## onyx
==> flow/design.v (excerpt) <==
module milestone1 (
	input logic CLOCK_50_I,                    
	input logic resetn,
	input  logic            M1_en,
	output  logic            M1_end,
	output logic   [17:0]   SRAM_address,
	input  logic   [15:0]   SRAM_read_data,
	output logic   [15:0]   SRAM_write_data,
	output logic            SRAM_we_n
);
make LEC_CHECK=0 CAP_MARGIN=20 CORE_MARGIN=2 CORE_UTILIZATION=70 CTS_CLUSTER_SIZE=41 HOLD_SLACK_MARGIN=0.29 SETUP_SLACK_MARGIN=2.47 SLEW_MARGIN=20 finish   # period 9.26 ns
run.sh (not shown) runs the stock make flow with config.mk's settings and CLKGATE_MAP_FILE=.
onyx: GRT-0232 in 5_1_grt -> run aborted
[inputs] willow vs onyx
Settings: CORE_UTILIZATION now 65, was 70; CTS_CLUSTER_SIZE no longer set, was 41; SETUP_SLACK_MARGIN no longer set, was 2.47; HOLD_SLACK_MARGIN no longer set, was 0.29; the clock period (ns, I/O delays scaled along) now 10.1, was 9.26.
Results
- The remaining runs in onyx and willow completed every stage, whereas onyx halted early.
- FAIL onyx @ 5_1_grt: tool exited with error
- In the metrics for willow and onyx, the one carrying the higher placement row count is willow.
- As far as share of synthesized cell area in full adder, half adder and majority cells goes, onyx and willow are indistinguishable; the numbers are identical.
- onyx -> willow: simple logic cell fraction of the synthesized area delta 0, exact match
- willow — area of the placeable core 7.5% higher, onyx as reference
- Placement-stage cell area was lower in the run labelled willow.
- Of willow and onyx, it is willow that has the lower quantity of gates resized following cts.
- From onyx to willow the numbers moved as follows: pre-CTS worst setup slack rose 440 ps, synthesized cell count about even.
- Higher total CTS buffers goes to willow over onyx.
- Chip area | willow above onyx
- As far as count of clock tree sinks goes, onyx and willow are indistinguishable; the numbers are identical.
Modified inputs, raven compared to willow
Settings: setting MAX_ROUTING_LAYER to met4 for the first time; changing CAP_MARGIN from 20 to 15; changing the clock period (ns, I/O delays scaled along) from 10.1 to 8.38.
### Flow results
- raven against willow: maximum root-to-sink buffer count has remained practically unchanged, number of clock buffers inserted by TritonCTS held steady.
- raven did not make it past 5_1_grt, where a tool error ended it.
- Half-perimeter wire length after placement (higher): raven
- Cmp raven vs willow: minimum setup slack after placement lower in raven
- Re total die size: no difference whatsoever between willow and raven.
- Number of gates given a new drive strength after cts grows by more than 100% when moving from willow to raven.
diff inputs: raven => harbor
Settings: clearing MAX_ROUTING_LAYER, which used to be met4; swapping 15 for 20 in CAP_MARGIN; swapping 65 for 40 in CORE_UTILIZATION; swapping 8.38 for 12.5 in the clock period (ns, I/O delays scaled along).
Results
harbor finished every step from synthesis to the final layout, and the layout passed the timing, DRC and antenna checks.
Summary of harbor over raven: die area climbed 62%, area of the core went up, height of the die higher.
From raven to harbor the numbers moved as follows: number of enable flip-flop cells essentially unchanged; cts-stage hold buffer count ~0 delta.
Modified inputs, tundra compared to harbor
Settings: an added GPL_TIMING_DRIVEN of 0; an added CTS_CLUSTER_DIAMETER of 221; an added ABC_AREA of 1; an added TNS_END_PERCENT of 45; a change of the clock period (ns, I/O delays scaled along) from 12.5 to 13.0.
Findings:
Clock buffer count from CTS: tundra > harbor. Diff tundra..harbor | depth of the CTS H-tree | unchanged. Maximum number of pins on one net before global-route repair (harbor / tundra): 1.4. In the metrics for harbor and tundra, the one carrying the lower part of the Yosys area used for sequential elements is tundra. tundra: area growth from synthesis to layout is 0.23 points higher than what harbor reported. harbor has a higher clock skew than tundra. tundra ended up with a higher worst endpoint required time than harbor did. Via count, tundra vs harbor: up by more than 10%. Largest driver fanout on the critical path on tundra is down relative to harbor. In tundra, post-synth design cell area is higher than in harbor. Going from harbor to tundra, final routed wirelength across all metal layers grew by more than a quarter.
#### Input delta (yarrow over tundra)
Settings: clearing GPL_TIMING_DRIVEN, which used to be 0; clearing CTS_CLUSTER_DIAMETER, which used to be 221; clearing ABC_AREA, which used to be 1; swapping 45 for 30 in TNS_END_PERCENT; putting GPL_ROUTABILITY_DRIVEN at 0 where nothing was set.
==> comparison <==
yarrow has completed all stages; timing, DRC and antenna checks passed. A uppermost layer routed of met4 is what yarrow shows, while met5 belongs to tundra. Sort yarrow and tundra by area fraction of clock buffers and clock inverters asc -> top: yarrow. Count of placed standard cells in the final layout, fillers left out in yarrow is 21% below tundra. When the final numbers for yarrow and tundra were put side by side, the fraction of the mapped netlist area in adder cells turned out to be greater in yarrow. Count of fill cells added during filler insertion ended up 2025 lower on yarrow than on tundra. Delta(combinational share of cell area, yarrow - tundra) > 0.

* * *

milestone1 again, from the RTL that the note above started with.
export LEC_CHECK = 0
export ABC_AREA = 1
export CAP_MARGIN = 30
export CORE_ASPECT_RATIO = 0.89
export CORE_MARGIN = 4
export CORE_UTILIZATION = 38
export GPL_ROUTABILITY_DRIVEN = 0
export GPL_TIMING_DRIVEN = 0
export HOLD_SLACK_MARGIN = 0.28
export MAX_ROUTING_LAYER = met4
export SLEW_MARGIN = 20
export TNS_END_PERCENT = 5
create_clock -name core_clock -period 13.0 [get_ports {CLOCK_50_I}]
Rerun with:
Settings changed: ABC_AREA 1 to 0, GPL_TIMING_DRIVEN 0 to 1, SETUP_SLACK_MARGIN set to 0.08.
Result: Routed wire length shrinks by a quarter to a third; maximum frequency increases by a few percent; setup slack is better by 480 ps; first-iteration DRC count decreases by a quarter to a third; cell count drops by about a fifth; global-route usage decreases by 5.1 points; critical path depth goes up by 4.
Rerun with:
Settings changed: ABC_AREA 0 to unset, CAP_MARGIN 30 to 20, CORE_ASPECT_RATIO 0.89 to unset, CORE_MARGIN 4 to 2, CORE_UTILIZATION 38 to 72, GPL_ROUTABILITY_DRIVEN 0 to unset, GPL_TIMING_DRIVEN 1 to unset, HOLD_SLACK_MARGIN 0.28 to unset, SETUP_SLACK_MARGIN 0.08 to unset, TNS_END_PERCENT 5 to unset.
Clock period 13.0 ns to 8.37 ns, I/O delays scaled along.
The changed run failed in 5_1_grt on GRT-0116.
Synthesized area stays the same.
Die area falls by well over a third.
Synthesized cell count does not change.
Rerun with:
Settings changed: CORE_UTILIZATION 72 to 71.
Clock period 8.37 ns to 8.32 ns, I/O delays scaled along.
What happened: The new run died in 5_1_grt; area after synthesis is unchanged; synthesized cell count is unchanged; die size grows by 1.4%.
Rerun with:
Settings changed: CAP_MARGIN 20 to 15, CORE_UTILIZATION 71 to 66.
Clock period 8.32 ns to 8.46 ns, I/O delays scaled along.
Result: The new run ended with an error in 5_1_grt; synthesized area does not change; synthesized cell count does not change; die area climbs by 7.5%.
Rerun with:
Settings changed: CAP_MARGIN 15 to 20, CORE_UTILIZATION 66 to 64, MAX_ROUTING_LAYER met4 to unset.
Clock period 8.46 ns to 10.9 ns, I/O delays scaled along.
=> The new run passed the timing, DRC and antenna checks. Die area climbs by 3.1%. Area after synthesis is unchanged. Synthesized cell count does not change.

* * *

milestone1 again, from the RTL that the note above started with.
// milestone1
module milestone1 (
	input logic CLOCK_50_I,                    
	input logic resetn,
	input  logic            M1_en,
	output  logic            M1_end,
	output logic   [17:0]   SRAM_address,
	input  logic   [15:0]   SRAM_read_data,
	output logic   [15:0]   SRAM_write_data,
	output logic            SRAM_we_n
);
make LEC_CHECK=0 ABC_AREA=1 CAP_MARGIN=20 CORE_ASPECT_RATIO=0.79 CORE_MARGIN=4 CORE_UTILIZATION=38 GPL_ROUTABILITY_DRIVEN=0 GPL_TIMING_DRIVEN=0 MAX_ROUTING_LAYER=met4 SLEW_MARGIN=20 TNS_END_PERCENT=30 finish   # period 13.0 ns
The first run ran to the end with no violations.
==> next run, changes <==
CORE_ASPECT_RATIO = unset   (was 0.79)
CORE_MARGIN = 2   (was 4)
CORE_UTILIZATION = 40   (was 38)
CTS_CLUSTER_DIAMETER = 185   (was unset)
GPL_ROUTABILITY_DRIVEN = unset   (was 0)
GPL_TIMING_DRIVEN = unset   (was 0)
MAX_ROUTING_LAYER = unset   (was met4)
TNS_END_PERCENT = unset   (was 30)
Result: The changed run produced a clean layout. Via count decreases by a few percent. Clock skew decreases by 19 ps. Wire length decreases by a little under a tenth. Final area decreases slightly. Setup slack improves by 340 ps. Area after synthesis does not change. Core utilization increases by 1.5 points. Die size decreases by a few percent.
==> next run, changes <==
CORE_UTILIZATION = 38   (was 40)
CTS_CLUSTER_DIAMETER = unset   (was 185)
GPL_ROUTABILITY_DRIVEN = 0   (was unset)
GPL_TIMING_DRIVEN = 0   (was unset)
TNS_END_PERCENT = 30   (was unset)
Flip-flop count stays the same.
Register-to-register slack is worse by 590 ps.
Clock skew stays flat.
Clock-buffer cell count falls by 2.
==> next run, changes <==
ABC_AREA = 0   (was 1)
CAP_MARGIN = 30   (was 20)
CORE_ASPECT_RATIO = 0.79   (was unset)
CORE_MARGIN = 4   (was 2)
HOLD_SLACK_MARGIN = 0.28   (was unset)
MAX_ROUTING_LAYER = met4   (was unset)
Result: Global-route usage drops by 0.66 points. Utilization increases by 0.24 points. Cell count fell by 18%. Worst hold slack stays flat. Worst setup slack is worse by 110 ps. Clock skew hardly moves. Maximum frequency is lower by 0.84%. Non-clock buffer count went up by 173.

* * *

## cedar
milestone1 again, from the RTL that the note above started with.
// milestone1
module milestone1 (
	input logic CLOCK_50_I,                    
	input logic resetn,
	input  logic            M1_en,
	output  logic            M1_end,
	output logic   [17:0]   SRAM_address,
	input  logic   [15:0]   SRAM_read_data,
	output logic   [15:0]   SRAM_write_data,
	output logic            SRAM_we_n
);
typedef enum logic [6:0] {
  S_DELAY1,
	S_IDLE,
	IN_S_0,
	IN_S_1,
	IN_S_2,
	IN_S_3,
	IN_S_4,
	IN_S_5,
	IN_S_6,
	IN_S_7,
	IN_S_8,
	IN_S_9,
	IN_S_10,
	IN_S_11,
	IN_S_12,
	IN_S_13,
	IN_S_14,
	IN_S_15,
	IN_S_16,
	IN_S_17,
	IN_S_18,
	IN_S_19,
	IN_S_20,
	IN_S_21,
	CC_S0_0,
	CC_S0_1,
	CC_S0_2,
	CC_S0_3,
	CC_S0_4,
	CC_S0_5,
	CC_S1_0,
	CC_S1_1,
	CC_S1_2,
	CC_S1_3,
	CC_S1_4,
	CC_S1_5,
	EN_S_0,
	EN_S_1,
	EN_S_2,
	EN_S_3,
	EN_S_4,
	EN_S_5,
	EN_S_6,
	EN_S_7,
	EN_S_8,
	EN_S_9,
	EN_S_10,
	EN_S_11,
	EN_S_12,
	EN_S_13,
	EN_S_14,
	EN_S_15,
	EN_S_16,
	EN_S_17,
	EN_S_18,
	EN_S_19,
	EN_S_20,
	EN_S_21,
	EN_S_22,
	EN_S_23,
	EN_S_24,
	EN_S_25,
	EN_S_26,
	EN_S_27
} M1_state;
M1_state state;
parameter Yaddress = 18'd0,
Uaddress = 18'd38400,
Vaddress = 18'd57600,
RGBaddress = 18'd146944;
logic [17:0] data_counter;
logic [17:0] Y_counter;
logic [17:0] RGB_counter;
logic [17:0] U_counter; 
logic [9:0] Vert_count;
logic [9:0] Hori_count;
logic [15:0] Y;
logic [7:0] U [5:0];
logic [7:0] V [5:0];
logic [7:0] Ytest;
logic [7:0] Utest;
logic [7:0] Vtest;
logic [15:0] UPrime;
logic [15:0] VPrime;
logic [32:0] U_Even;
logic [32:0] U_Odd;
logic [32:0] V_Even;
logic [32:0] V_Odd;
logic [15:0] STORY;
logic [15:0] STORU;
logic [15:0] STORV;
logic [31:0] ans1;
logic [31:0] ans2;
  ...
==> flow/config.mk <==
export PLATFORM = sky130hd
export DESIGN_NAME = milestone1
export DESIGN_NICKNAME = milestone1
export VERILOG_FILES = /design/flow/design.v
export SDC_FILE = /design/flow/constraint.sdc
export NUM_CORES = 4
export LEC_CHECK = 0
export ABC_AREA = 1
export CAP_MARGIN = 20
export CORE_ASPECT_RATIO = 1.3
export CORE_MARGIN = 5
export CORE_UTILIZATION = 56
export GPL_TIMING_DRIVEN = 0
export SETUP_SLACK_MARGIN = 0.19
export SLEW_MARGIN = 20
==> flow/constraint.sdc <==
create_clock -name core_clock -period 8.74 [get_ports {CLOCK_50_I}]
set_input_delay 1.7480 -clock core_clock [delete_from_list [all_inputs] [get_ports {CLOCK_50_I}]]
set_output_delay 1.7480 -clock core_clock [all_outputs]
set_load 0.01 [all_outputs]
The flow for cedar finished, though final verification flagged setup timing.
Here is what was changed in the inputs of xenon compared with cedar.
- SETUP_SLACK_MARGIN removed (was 0.19)
- ABC_AREA removed (was 1)
- CORE_MARGIN changed from 5 to 2
- GPL_TIMING_DRIVEN removed (was 0)
- PLACE_DENSITY newly set to 0.4
- CORE_ASPECT_RATIO removed (was 1.3)
- CORE_UTILIZATION changed from 56 to 72
- the clock period (ns, I/O delays scaled along) changed from 8.74 to 8.05
## What came out
For xenon, the flow was terminated by a tool error in 5_1_grt and produced no final design.
Going from cedar to xenon, synthesized cell count saw a decrease, die area saw a decrease, detailed-placement wirelength estimate saw a decrease, post-detailed-placement cell area saw an increase, number of instances resized during post-cts repair saw a decrease.
Placer congestion estimate in xenon is about 1.2% lower than in cedar
When xenon is set beside cedar, its area of the synthesized netlist per yosys stat turns out to be about 6% smaller.
The synthesized area of xenon was superior to that of cedar.
Between cedar and xenon, the number of setup buffers added after CTS does not differ in any meaningful way.
Higher core footprint was reported by cedar, not xenon.
As far as count of port buffers added during placement goes, xenon and cedar are indistinguishable; the numbers are identical.
Input changes introduced in pepper (baseline for comparison: xenon):
- CORE_UTILIZATION now 40, was 72
- PLACE_DENSITY no longer set, was 0.4
- the clock period (ns, I/O delays scaled along) now 13.0, was 8.05
==> comparison <==
- Re average instance area after synthesis: no difference whatsoever between pepper and xenon.
- Compared to xenon, pepper has total die size 0.070 mm^2 higher.
- pepper | status: complete | timing, DRC, antenna: pass
- xenon -> pepper: number of clock sinks delta 0, exact match
Edits applied to the flow inputs when going from pepper to quartz:
- CORE_MARGIN: 2 -> 4
- CORE_ASPECT_RATIO: unset -> 0.89
- HOLD_SLACK_MARGIN: unset -> 0.28
- TNS_END_PERCENT: unset -> 5
- ABC_AREA: unset -> 0
- CORE_UTILIZATION: 40 -> 38
- MAX_ROUTING_LAYER: unset -> met4
- GPL_ROUTABILITY_DRIVEN: unset -> 0
- GPL_TIMING_DRIVEN: unset -> 0
- CAP_MARGIN: 20 -> 30
Looking at slew at the pin closest to its max-slew limit, quartz sits 12 ps higher than pepper does.
In terms of xor-xnor portion of the synthesized cell area, pepper and quartz differ only marginally.
quartz vs pepper, portion of the clock cycle consumed by the worst path in the final layout went up by 3.2 points.
